==> flow/design.v (excerpt) <==
module my_chip (
    input logic [11:0] io_in,  
    output logic [11:0] io_out,  
    input logic clock,
    input logic reset  
);
For scale: roughly 150 flip-flops, roughly 26 I/O pins, roughly 0.010 mm2 of cells after synthesis.
clock: 5.36 ns
lec_check: 0
abc_area: 1
cap_margin: 20
cell_pad_in_sites_detail_placement: 1
core_margin: 8
core_utilization: 40
cts_cluster_size: 25
hold_slack_margin: 0.18
max_routing_layer: met4
slew_margin: 25
tns_end_percent: 5
run.sh (not shown) runs the stock make flow with config.mk's settings and CLKGATE_MAP_FILE=.
The first run completed with no timing, DRC or antenna violations.
Edit:
==> flow/config.mk (replaced) <==
export PLATFORM = sky130hd
export DESIGN_NAME = my_chip
export DESIGN_NICKNAME = my_chip
export VERILOG_FILES = /design/flow/design.v
export SDC_FILE = /design/flow/constraint.sdc
export NUM_CORES = 4
export LEC_CHECK = 0
export CAP_MARGIN = 20
export CORE_MARGIN = 2
export CORE_UTILIZATION = 40
export CTS_CLUSTER_SIZE = 13
export MAX_ROUTING_LAYER = met4
export SLEW_MARGIN = 20
==> flow/constraint.sdc (replaced) <==
create_clock -name core_clock -period 10.0 [get_ports {clock}]
set_input_delay 2.0000 -clock core_clock [delete_from_list [all_inputs] [get_ports {clock}]]
set_output_delay 2.0000 -clock core_clock [all_outputs]
set_load 0.01 [all_outputs]
Worst setup slack is better by 4.3 ns.
Clock-buffer cell count goes up by 1.
Utilization stays flat.
Total power goes down by 47%.
Synthesized cell count goes down by 24%.
Edit:
==> flow/config.mk (replaced) <==
export PLATFORM = sky130hd
export DESIGN_NAME = my_chip
export DESIGN_NICKNAME = my_chip
export VERILOG_FILES = /design/flow/design.v
export SDC_FILE = /design/flow/constraint.sdc
export NUM_CORES = 4
export LEC_CHECK = 0
export ABC_AREA = 1
export CAP_MARGIN = 20
export CORE_MARGIN = 2
export CORE_UTILIZATION = 19
export CTS_CLUSTER_DIAMETER = 354
export CTS_CLUSTER_SIZE = 99
export GPL_TIMING_DRIVEN = 0
export SLEW_MARGIN = 35
export TNS_END_PERCENT = 35
The changed run completed without violations.
Critical path depth rose by 1.
Worst setup slack is better by 0.064 ns.
Cell area rose by 13%.
Power fell by about 3%.
Edit:
==> flow/config.mk (replaced) <==
export PLATFORM = sky130hd
export DESIGN_NAME = my_chip
export DESIGN_NICKNAME = my_chip
export VERILOG_FILES = /design/flow/design.v
export SDC_FILE = /design/flow/constraint.sdc
export NUM_CORES = 4
export LEC_CHECK = 0
export CAP_MARGIN = 20
export CELL_PAD_IN_SITES_DETAIL_PLACEMENT = 2
export CELL_PAD_IN_SITES_GLOBAL_PLACEMENT = 2
export CORE_ASPECT_RATIO = 0.51
export CORE_MARGIN = 4
export CORE_UTILIZATION = 40
export GPL_TIMING_DRIVEN = 0
export HOLD_SLACK_MARGIN = 0.02
export MAX_ROUTING_LAYER = met4
export PLACE_DENSITY_LB_ADDON = 0.22
export SETUP_SLACK_MARGIN = -0.58
export SLEW_MARGIN = 5
The new run went through all stages and came out clean; area after synthesis fell by about 7%; total power came out higher by about 3.4%; first-iteration DRC count shrinks by 30%; via count drops by 12%; global-route usage rose by 14 points.

my_chip again, from the RTL that the note above started with.
Settings: LEC_CHECK=0, ABC_AREA=0, CAP_MARGIN=20, CELL_PAD_IN_SITES_DETAIL_PLACEMENT=0, CORE_MARGIN=2, CORE_UTILIZATION=53, CTS_CLUSTER_DIAMETER=398, CTS_CLUSTER_SIZE=99, MAX_ROUTING_LAYER=met4, PLACE_DENSITY_LB_ADDON=0.3, SETUP_SLACK_MARGIN=-0.13, SLEW_MARGIN=20, TNS_END_PERCENT=45; clock period 4.73 ns.
The first run passed the timing, design-rule and antenna checks.
Next try:
ABC_AREA = default   (was 0)
CELL_PAD_IN_SITES_DETAIL_PLACEMENT = default   (was 0)
CORE_UTILIZATION = 72   (was 53)
CTS_CLUSTER_DIAMETER = default   (was 398)
CTS_CLUSTER_SIZE = default   (was 99)
MAX_ROUTING_LAYER = default   (was met4)
PLACE_DENSITY_LB_ADDON = default   (was 0.3)
SETUP_SLACK_MARGIN = default   (was -0.13)
TNS_END_PERCENT = default   (was 45)
clock period = 2.59 ns   (was 4.73 ns; I/O delays follow)
What happened:
- This time the run produced a layout that fails on negative setup slack
- core utilization rose by 27 points
- worst hold slack hardly moves
- sequential share of layout area is lower by 2.4 points
- register-to-register slack is worse by 1.7 ns
- sequential power came out higher by 82%
- synthesized cell count is unchanged
- worst setup slack gets worse by 1.7 ns
- design area increases by 7.1%
- die area falls by 26%
- synthesized area is unchanged
Next try:
clock period = 4.25 ns   (was 2.59 ns; I/O delays follow)
=> The new run completed with no timing, DRC or antenna violations. Global-route usage came out lower by 2.3 points. Clock power came out lower by 39%. Design area came out lower by 7.1%. Register-to-register slack gains 1.3 ns. Utilization came out lower by 6.1 points. Critical path depth came out higher by 1. Clock skew came out higher by 0.0052 ns. Worst setup slack gains 1.3 ns. Synthesized area is unchanged.
Next try:
CORE_UTILIZATION = 69   (was 72)
clock period = 4.42 ns   (was 4.25 ns; I/O delays follow)
What happened: Fmax increases by 3.0%; utilization falls by 1.3 points; final area grows by about 0.37%; setup slack improves by 0.29 ns; clock-buffer cell count does not change; non-clock buffer count is lower by 1; wire length decreases by about 5%; global-route usage is lower by 2.3 points; register-to-register slack improves by 0.29 ns; total power came out lower by about 1.2%; via count decreases by 2.4%.

Starting RTL as in the previous note.
// my_chip
module my_chip (
    input logic [11:0] io_in,  
    output logic [11:0] io_out,  
    input logic clock,
    input logic reset  
);
export LEC_CHECK = 0
export ABC_AREA = 1
export CAP_MARGIN = 20
export CELL_PAD_IN_SITES_DETAIL_PLACEMENT = 0
export CORE_MARGIN = 2
export CORE_UTILIZATION = 72
export CTS_CLUSTER_DIAMETER = 27
export CTS_CLUSTER_SIZE = 50
export MAX_ROUTING_LAYER = met4
export PLACE_DENSITY_LB_ADDON = 0.21
export SETUP_SLACK_MARGIN = 0.48
export SLEW_MARGIN = 20
export TNS_END_PERCENT = 45
create_clock -name core_clock -period 2.5 [get_ports {clock}]
The first run finished but fails on negative setup slack.
Next try:
- CELL_PAD_IN_SITES_DETAIL_PLACEMENT: 0 -> unset
- CTS_CLUSTER_DIAMETER: 27 -> unset
- CTS_CLUSTER_SIZE: 50 -> unset
- MAX_ROUTING_LAYER: met4 -> unset
- PLACE_DENSITY_LB_ADDON: 0.21 -> unset
- SETUP_SLACK_MARGIN: 0.48 -> 0.51
- TNS_END_PERCENT: 45 -> 5
- clock period: 2.5 -> 2.59 ns (I/O delays scaled with it)
After rerunning: The new run finished with negative setup slack left. First-iteration DRC count went down by 44%. Design area went down by 4.8%. Register-to-register slack gains 270 ps. Synthesized cell count does not change. Via count went down by 9.1%. Worst hold slack hardly moves. Global-route usage went down by 2.0 points.
Next try:
- ABC_AREA: 1 -> unset
- CORE_UTILIZATION: 72 -> 40
- SETUP_SLACK_MARGIN: 0.51 -> unset
- TNS_END_PERCENT: 5 -> unset
- clock period: 2.59 -> 4.42 ns (I/O delays scaled with it)
Outcome: This time the run ran to the end with no violations. Cell area goes down by about 11%. Setup slack is better by 1400 ps. Global-route usage decreases by 19 points. Die area grows by 65%.
Next try:
- ABC_AREA: unset -> 1
- CORE_UTILIZATION: 40 -> 72
- PLACE_DENSITY: unset -> 0.37
- clock period: 4.42 -> 2.59 ns (I/O delays scaled with it)
This time the run completed, yet does not pass: negative setup slack.
Power goes up by well over a third.
Wire length goes up by well over a third.
Sequential cell count stays the same.
First-iteration DRC count goes up to 2.5 times its value.
Core utilization goes up by 39 points.
Via count goes up by a quarter to a third.
Design area goes up by roughly a tenth.
Die area goes down by well over a third.
Combinational power goes up by well over a third.

north:
my_chip again, from the RTL that the note above started with.
==> flow/design.v (excerpt) <==
module my_chip (
    input logic [11:0] io_in,  
    output logic [11:0] io_out,  
    input logic clock,
    input logic reset  
);
Settings: LEC_CHECK=0, ABC_AREA=1, CAP_MARGIN=20, CORE_MARGIN=2, CORE_UTILIZATION=62, CTS_CLUSTER_DIAMETER=358, CTS_CLUSTER_SIZE=96, PLACE_DENSITY=0.42, SLEW_MARGIN=20, TNS_END_PERCENT=10; clock period 6.5 ns.
What south does differently from north at the input level:
- a deleted TNS_END_PERCENT that had been 10
- a change of CORE_UTILIZATION from 62 to 72
- a deleted PLACE_DENSITY that had been 0.42
- a deleted CTS_CLUSTER_DIAMETER that had been 358
- a change of CTS_CLUSTER_SIZE from 96 to 97
- a change of the clock period (ns, I/O delays scaled along) from 6.5 to 2.45
Findings:
Looking across north and south, the single run that reached the end with no open violations was north. From the logs: south reached the end of the flow and failed the layout checks with negative setup slack. south vs north, part of the total power dissipated in sequential elements went down by 1.5 points. Per the comparison of south with north, total power up 170%, via count went up 1306. In the metrics for north and south, the one carrying the lower chip area is south. north reports its critical-path cell with the highest stage delay as sky130_fd_sc_hd__dfrtp_1 while south reports sky130_fd_sc_hd__dfstp_4. The lower combinational share of power came out of north. Compared with north, south supports a higher clock frequency. Wire: south routes more than north. NOTE: layout clock buffer count in south falls short of that of north. Worst setup slack for south: 3660 ps down relative to north. Comparing north and south, the lower portion of the clock cycle consumed by the worst path in the final layout was measured on north.

## build 55
Starting RTL as in the previous note.
Settings: LEC_CHECK=0, ABC_AREA=0, CAP_MARGIN=20, CELL_PAD_IN_SITES_DETAIL_PLACEMENT=0, CELL_PAD_IN_SITES_GLOBAL_PLACEMENT=2, CORE_ASPECT_RATIO=0.8, CORE_MARGIN=2, CORE_UTILIZATION=48, GPL_TIMING_DRIVEN=0, HOLD_SLACK_MARGIN=0.18, MAX_ROUTING_LAYER=met4, MIN_ROUTING_LAYER=met2, PLACE_DENSITY_LB_ADDON=0.03, SLEW_MARGIN=35, TNS_END_PERCENT=95; clock period 3.09 ns.
In build 55 the implementation completed, yet the final layout does not meet the checks, the culprit being setup timing.
Input-level comparison between build 32 and build 55:
- HOLD_SLACK_MARGIN removed (was 0.18)
- MIN_ROUTING_LAYER removed (was met2)
- CELL_PAD_IN_SITES_DETAIL_PLACEMENT removed (was 0)
- PLACE_DENSITY_LB_ADDON changed from 0.03 to 0.22
- TNS_END_PERCENT removed (was 95)
- CORE_UTILIZATION changed from 48 to 40
- CORE_MARGIN changed from 2 to 4
- MAX_ROUTING_LAYER changed from met4 to met5
- ABC_AREA removed (was 0)
- CORE_ASPECT_RATIO removed (was 0.8)
- the clock period (ns, I/O delays scaled along) changed from 3.09 to 10.0
--- outcome ---
Combinational cell fraction of total power for build 32 is lower than for build 55. The lower total of plain and repair buffers excluding clock buffers came out of build 32. Compared with build 55, in build 32 power per standard cell area dropped 69%, post-route clock period utilization dropped 75 points, wire length of the first global-routing pass dropped 9.8%. Looking at sequential group share of total power, build 32 sits 1.3 points higher than build 55 does. Build 55 was larger in final cell area than build 32. Diff build 55 -> build 32 | total power consumption of the routed design | down by more than half. The flow did not stop early for build 32: all stages ran, and the layout cleared the timing, design-rule and antenna checks. | maximum net fanout on the critical path | lower: build 55 |.
> inputs changed (build 32 -> build 57)
- SLEW_MARGIN now 20, was 35
- CELL_PAD_IN_SITES_GLOBAL_PLACEMENT no longer set, was 2
- CORE_MARGIN now 2, was 4
- MAX_ROUTING_LAYER no longer set, was met5
- GPL_TIMING_DRIVEN no longer set, was 0
- PLACE_DENSITY_LB_ADDON no longer set, was 0.22
### Flow results
Length in cells of the worst reg-to-reg path in build 57 vs build 32: down 1. Number of maximum-capacitance violations: build 57 vs build 32, no meaningful difference. Non-clock buffer count delta for build 57 relative to build 32: 41 lower. Reported for build 57 and build 32, summed instance area of the synthesized netlist turned out identical to the last digit. Build 57 vs. build 32: wire length shrank by 2800 µm; fraction of met2 tracks used by global routing shrank by 2.1 points.
--- input diff build 57..build 3 ---
- changing SLEW_MARGIN from 20 to 35
- setting ABC_AREA to 1 for the first time
- setting CTS_CLUSTER_SIZE to 99 for the first time
- setting CTS_CLUSTER_DIAMETER to 354 for the first time
- changing CORE_UTILIZATION from 40 to 65
- setting SETUP_SLACK_MARGIN to 2.99 for the first time
- setting TNS_END_PERCENT to 35 for the first time
--- outcome ---
After synthesis and placement, the instance count of build 3 is above that of build 57.
Across both runs, average detailed-routed wire length per instance was higher for build 3 than for build 57.
Compared with build 57, build 3 shows share of the cycle needed by the critical path after routing lower by 2.3 points.
Power is estimated from default activity; no workload was simulated.
